==> flow/design.v <==
module ellipse_generator
#(
parameter  int  BITS_RES            = 12,             
parameter  int  BITS_RAD            = BITS_RES - 1,   
parameter  bit  USE_ALTERA_IP       = 0               
)
(
  input logic                        clk,               
  input logic                        reset,             
  input logic                        enable,            
  input logic                        run,               
  input logic         [1:0]          quadrant,          
  input logic                        ellipse_filled,    
  input logic  signed [BITS_RES-1:0] Xc,                
  input logic  signed [BITS_RES-1:0] Yc,                
  input logic  signed [BITS_RES-1:0] Xr,                
  input logic  signed [BITS_RES-1:0] Yr,                
  input logic                        ena_pause,         
  output logic                       busy,              
  output logic signed [BITS_RES:0]   X_coord,           
  output logic signed [BITS_RES:0]   Y_coord,           
  output logic                       pixel_data_rdy,    
  output logic                       ellipse_complete   
);
logic               draw_line ;
logic        [1:0]  quadrant_latch ;     
logic        [3:0]  sub_function ;     
logic               inv ;     
logic               draw_flat ;     
logic               filled ;     
logic signed   [BITS_RES-1:0]   x ;     
logic signed   [BITS_RES-1:0]   y ;     
logic signed   [BITS_RES-1:0]   xcr ;     
logic signed   [BITS_RES-1:0]   ycr ;     
logic signed   [BITS_RES-1:0]   xrr ;     
logic signed   [BITS_RES-1:0]   yrr ;     
logic signed   [BITS_RAD*3+1:0] p ;     
logic signed   [BITS_RAD*3+1:0] px ;     
logic signed   [BITS_RAD*3+1:0] py ;     
logic unsigned [BITS_RAD*2-1:0] rx2 ;     
logic unsigned [BITS_RAD*2-1:0] ry2 ;     
logic unsigned [BITS_RAD*1-1:0] alu_mult_a ;  
logic unsigned [BITS_RAD*2-1:0] alu_mult_b ;  
logic unsigned [BITS_RAD*3-1:0] alu_mult_y     ;  
logic               pixel_data_rdy_int ;     
logic               busy_int ;     
logic               ena_process ;     
logic               freeze ;     
     always_ff @(posedge clk) if (ena_process) alu_mult_y <= alu_mult_a * alu_mult_b ;
always_comb begin
   pixel_data_rdy = pixel_data_rdy_int && !ena_pause ;  
   busy           = busy_int || run ;                   
   ena_process    = enable && !(ena_pause && pixel_data_rdy_int);
end
always_ff @( posedge clk or posedge reset ) begin
   if ( reset ) begin
      draw_line          <= 1'b0  ;
      pixel_data_rdy_int <= 1'b0  ;
      busy_int           <= 1'b0  ;
      ellipse_complete   <= 1'b0  ;
      quadrant_latch     <= 2'b0  ;
      sub_function       <= 4'd0  ;  
      x                  <= 0 ;
      y                  <= 0 ;
      xcr                <= 0 ;
      ycr                <= 0 ;
      xrr                <= 0 ;
      yrr                <= 0 ;
      p                  <= 0 ;
      rx2                <= 0 ;
      ry2                <= 0 ;
      px                 <= 0 ;
      py                 <= 0 ;
      inv                <= 1'b0 ;       
      draw_flat          <= 1'b0 ;
      filled             <= 1'b0 ;
      freeze             <= 1'b0 ;
      X_coord            <= (BITS_RES)'(0);
      Y_coord            <= (BITS_RES)'(0);
      alu_mult_a         <= (BITS_RAD*1)'(0);
      alu_mult_b         <= (BITS_RAD*2)'(0);
   end
   else if ( ena_process  ) begin 
if (!freeze) begin
  if (inv==0) begin
    case ( quadrant_latch )
      4'd0 : begin
             X_coord    <=  xcr + x;
             Y_coord    <=  ycr + y;
             end
      4'd1 : begin
             X_coord    <=  xcr - x;
             Y_coord    <=  ycr + y;
             end
      4'd2 : begin
             X_coord    <=  xcr + x;
             Y_coord    <=  ycr - y;
             end
      4'd3 : begin
             X_coord    <=  xcr - x;
             Y_coord    <=  ycr - y;
             end
      endcase
  end else begin
  case ( quadrant_latch )
      4'd0 : begin
             Y_coord    <=  xcr + x;
             X_coord    <=  ycr + y;
             end
      4'd1 : begin
             Y_coord    <=  xcr + x;
             X_coord    <=  ycr - y;
             end
      4'd2 : begin
             Y_coord    <=  xcr - x;
             X_coord    <=  ycr + y;
             end
      4'd3 : begin
             Y_coord    <=  xcr - x;
             X_coord    <=  ycr - y;
             end
      endcase
  end
end else begin   
  if (((X_coord==xcr)&& !inv) || ((X_coord==ycr)&& inv) )  freeze     <= 1'b0;            
  if (((X_coord>xcr)&& !inv)  || ((X_coord>ycr)&& inv)  )  X_coord    <= X_coord - 1'b1;  
  if (((X_coord<xcr)&& !inv)  || ((X_coord<ycr)&& inv)  )  X_coord    <= X_coord + 1'b1;  
end
casez ( sub_function )
    4'd0 : begin  
      if ( run ) begin   
         quadrant_latch <= quadrant ;  
         if ( ( Xr == 0 ) && ( Yr == 0 ) ) begin  
            x                  <= 0    ;  
            y                  <= 0    ;  
            pixel_data_rdy_int <= 1'b0  ;  
            ellipse_complete   <= 1'b0  ;  
            sub_function       <= 4'd9  ;  
            draw_line          <= 1'b1  ;  
            busy_int           <= 1'b1  ;  
            xcr       <= Xc ;  
            ycr       <= Yc ;
            xrr       <= 0 ;
            yrr       <= 0 ;
            inv       <= 1'b0 ;
            draw_flat <= 1'b0 ;
            freeze    <= 1'b0 ;
         end
         else begin  
            sub_function       <= sub_function + 1'd1  ;  
            draw_line          <= 1'b1  ;  
            busy_int           <= 1'b1  ;  
            pixel_data_rdy_int <= 1'b0  ;  
            ellipse_complete   <= 1'b0  ;  
            xcr       <= Xc ;  
            ycr       <= Yc ;
            xrr       <= Xr ;
            yrr       <= Yr ;
            inv       <= 1'b0 ;
            draw_flat <= 1'b0 ;
            filled    <= ellipse_filled ;
            freeze    <= 1'b0 ;
         end  
      end  
    end  
    4'd1 : begin  
     alu_mult_a[BITS_RAD*1-1:0]          <= xrr[BITS_RAD-1:0] ;
     alu_mult_b[BITS_RAD*1-1:0]          <= xrr[BITS_RAD-1:0] ;
     alu_mult_b[BITS_RAD*2-1:BITS_RAD*1] <= 0     ;
     x                                   <= 0     ;
     y                                   <= yrr   ;
     draw_flat                           <= 1'b0  ;
     p                                   <= 0     ;
     sub_function                        <= sub_function + 1'd1  ;  
    end
    4'd2 : begin  
     alu_mult_a[BITS_RAD*1-1:0]          <= yrr[BITS_RAD-1:0] ;
     alu_mult_b[BITS_RAD*1-1:0]          <= yrr[BITS_RAD-1:0] ;
     alu_mult_b[BITS_RAD*2-1:BITS_RAD*1] <= 0     ;
     sub_function                        <= sub_function + 1'd1  ;  
    end
    4'd3 : begin  
     rx2[BITS_RAD*2-1:0]                <= alu_mult_y[BITS_RAD*2-1:0] ;  
     alu_mult_a[BITS_RAD*1-1:0]          <= yrr[BITS_RAD-1:0] ;
     alu_mult_b[BITS_RAD*2-1:0]          <= alu_mult_y[BITS_RAD*2-1:0] ;
     ry2                                 <= (BITS_RAD*2)'((alu_mult_y[BITS_RAD*2-1:0] + 2) >> 2) ;  
     px                                  <= 0     ;                                  
     sub_function                        <= sub_function + 1'd1  ;                   
    end
    4'd4 : begin  
     px                                 <= px + ry2 ;  
     ry2[BITS_RAD*2-1:0]                <= alu_mult_y[BITS_RAD*2-1:0] ;  
     sub_function                       <= sub_function + 1'd1  ;  
    end
    4'd5 : begin  
     px                                 <= px + ry2 - alu_mult_y[BITS_RAD*3-1:0] ;  
     py                                 <= (alu_mult_y[((BITS_RAD)*3-1):0]) << 1 ;  
     sub_function                       <= sub_function + 1'd1  ;  
    end
    4'd6 : begin  
     p                                  <= px  ;  
     px                                 <= 0;
              if (xrr<2) sub_function   <= sub_function + 2'd2  ;  
              else       sub_function   <= sub_function + 1'd1  ;  
    end
    4'd7 : begin  
  if (!freeze) begin
       if (px <= py) begin   
                     pixel_data_rdy_int <= 1'b1  ;  
		             x                  <= x + 1'd1 ;
		             px                 <= px + (ry2<<1);
                     if (inv && filled) freeze <= 1'b1;    
		             if (p <= 0) begin
	                             p  <= p + ry2 + (px + (ry2<<1)) ;
		                         end else begin
		                         if (!inv && filled)  freeze <= 1'b1;      
                                 y  <= y - 1'd1;
                                 py <= py - (rx2<<1);
                                 p  <= p + ry2 + (px + (ry2<<1)) - (py - (rx2<<1)) ;
                                 end
       end else begin  
          pixel_data_rdy_int <= 1'b0  ;                 
          sub_function       <= sub_function + 1'd1  ;  
       end
   end  
    end  
    4'd8 : begin  
if (!freeze) begin
if (((y<2) || draw_flat) && x <= xrr ) begin  
    draw_flat          <= 1'b1 ;       
    y                  <= 0        ;   
              if (draw_flat) begin               
              pixel_data_rdy_int <= 1'b1  ;      
              x                  <= x + 1'd1 ;   
              end
    end else begin
          if (inv) begin
                   pixel_data_rdy_int <= 1'b0  ;  
                   sub_function       <= 4'd0  ;  
                   inv                <= 1'b0  ;  
                   draw_line          <= 1'b0  ;  
                   ellipse_complete   <= 1'b1  ;
                   busy_int           <= 1'b0  ;  
          end else begin
                   pixel_data_rdy_int <= 1'b0  ;  
                   sub_function       <= 4'd1  ;  
                   inv                <= 1'b1  ;  
                   xcr                <= ycr   ;  
                   ycr                <= xcr   ;
                   xrr                <= yrr   ;  
                   yrr                <= xrr   ;
          end
     end  
    end  
    end  
    4'd9 : begin  
            pixel_data_rdy_int <= 1'b1                 ;  
            sub_function       <= sub_function + 1'd1  ;  
    end
    default : begin                 
    sub_function       <= 4'd0  ;   
    draw_line          <= 1'b0  ;   
    pixel_data_rdy_int <= 1'b0  ;  
    sub_function       <= 4'd0  ;  
    ellipse_complete   <= 1'b1  ;
    busy_int           <= 1'b0  ;  
    end
  endcase  
      if (!draw_line && !run ) begin
         pixel_data_rdy_int <= 1'b0 ;  
         ellipse_complete   <= 1'b0 ;  
         busy_int           <= 1'b0 ;  
      end
   end  
end
endmodule
clock: 5.76 ns
lec_check: 0
abc_area: 1
cap_margin: 20
core_margin: 2
core_utilization: 72
cts_cluster_diameter: 318
cts_cluster_size: 14
place_density_lb_addon: 0.02
setup_slack_margin: 0.58
slew_margin: 20
run.sh (not shown) runs the stock make flow with config.mk's settings and CLKGATE_MAP_FILE=.
The baseline stopped in global routing (5_1_grt).
Then changed:
- ABC_AREA: 1 -> unset
- CORE_UTILIZATION: 72 -> 40
- CTS_CLUSTER_DIAMETER: 318 -> unset
- CTS_CLUSTER_SIZE: 14 -> unset
- PLACE_DENSITY_LB_ADDON: 0.02 -> unset
- SETUP_SLACK_MARGIN: 0.58 -> unset
- clock period: 5.76 -> 7.5 ns (I/O delays scaled with it)
After rerunning: Now the flow produced a clean layout. Synthesized area falls by 10%. Synthesized cell count falls by 27%. Die area rises by 60%.
Then changed:
- CORE_UTILIZATION: 40 -> 57
- clock period: 7.5 -> 6.26 ns (I/O delays scaled with it)
After rerunning: The changed run reached the layout checks and failed them: setup timing. Register-to-register slack is worse by 850 ps. Cell count is about the same. Synthesized cell count does not change. Maximum frequency grows by 5.8%. Critical path depth increases by 3.
Then changed:
- ABC_AREA: unset -> 1
- CORE_UTILIZATION: 57 -> 72
- CTS_CLUSTER_SIZE: unset -> 14
- PLACE_DENSITY_LB_ADDON: unset -> 0.02
- SETUP_SLACK_MARGIN: unset -> 1.04
- clock period: 6.26 -> 7.08 ns (I/O delays scaled with it)
Result: Now the flow completed with no timing, DRC or antenna violations; clock skew grows by 3.9 ps; non-clock buffer count decreases by 327; cell area went up by about 4.4%.
Then changed:
- ABC_AREA: 1 -> unset
- CORE_UTILIZATION: 72 -> 40
- CTS_CLUSTER_SIZE: 14 -> unset
- PLACE_DENSITY_LB_ADDON: 0.02 -> unset
- SETUP_SLACK_MARGIN: 1.04 -> unset
- clock period: 7.08 -> 7.29 ns (I/O delays scaled with it)
Result:
- The changed run completed without violations
- synthesized area shrinks by 10%
- worst setup slack loses 910 ps
- first-iteration DRC count is lower by 60%
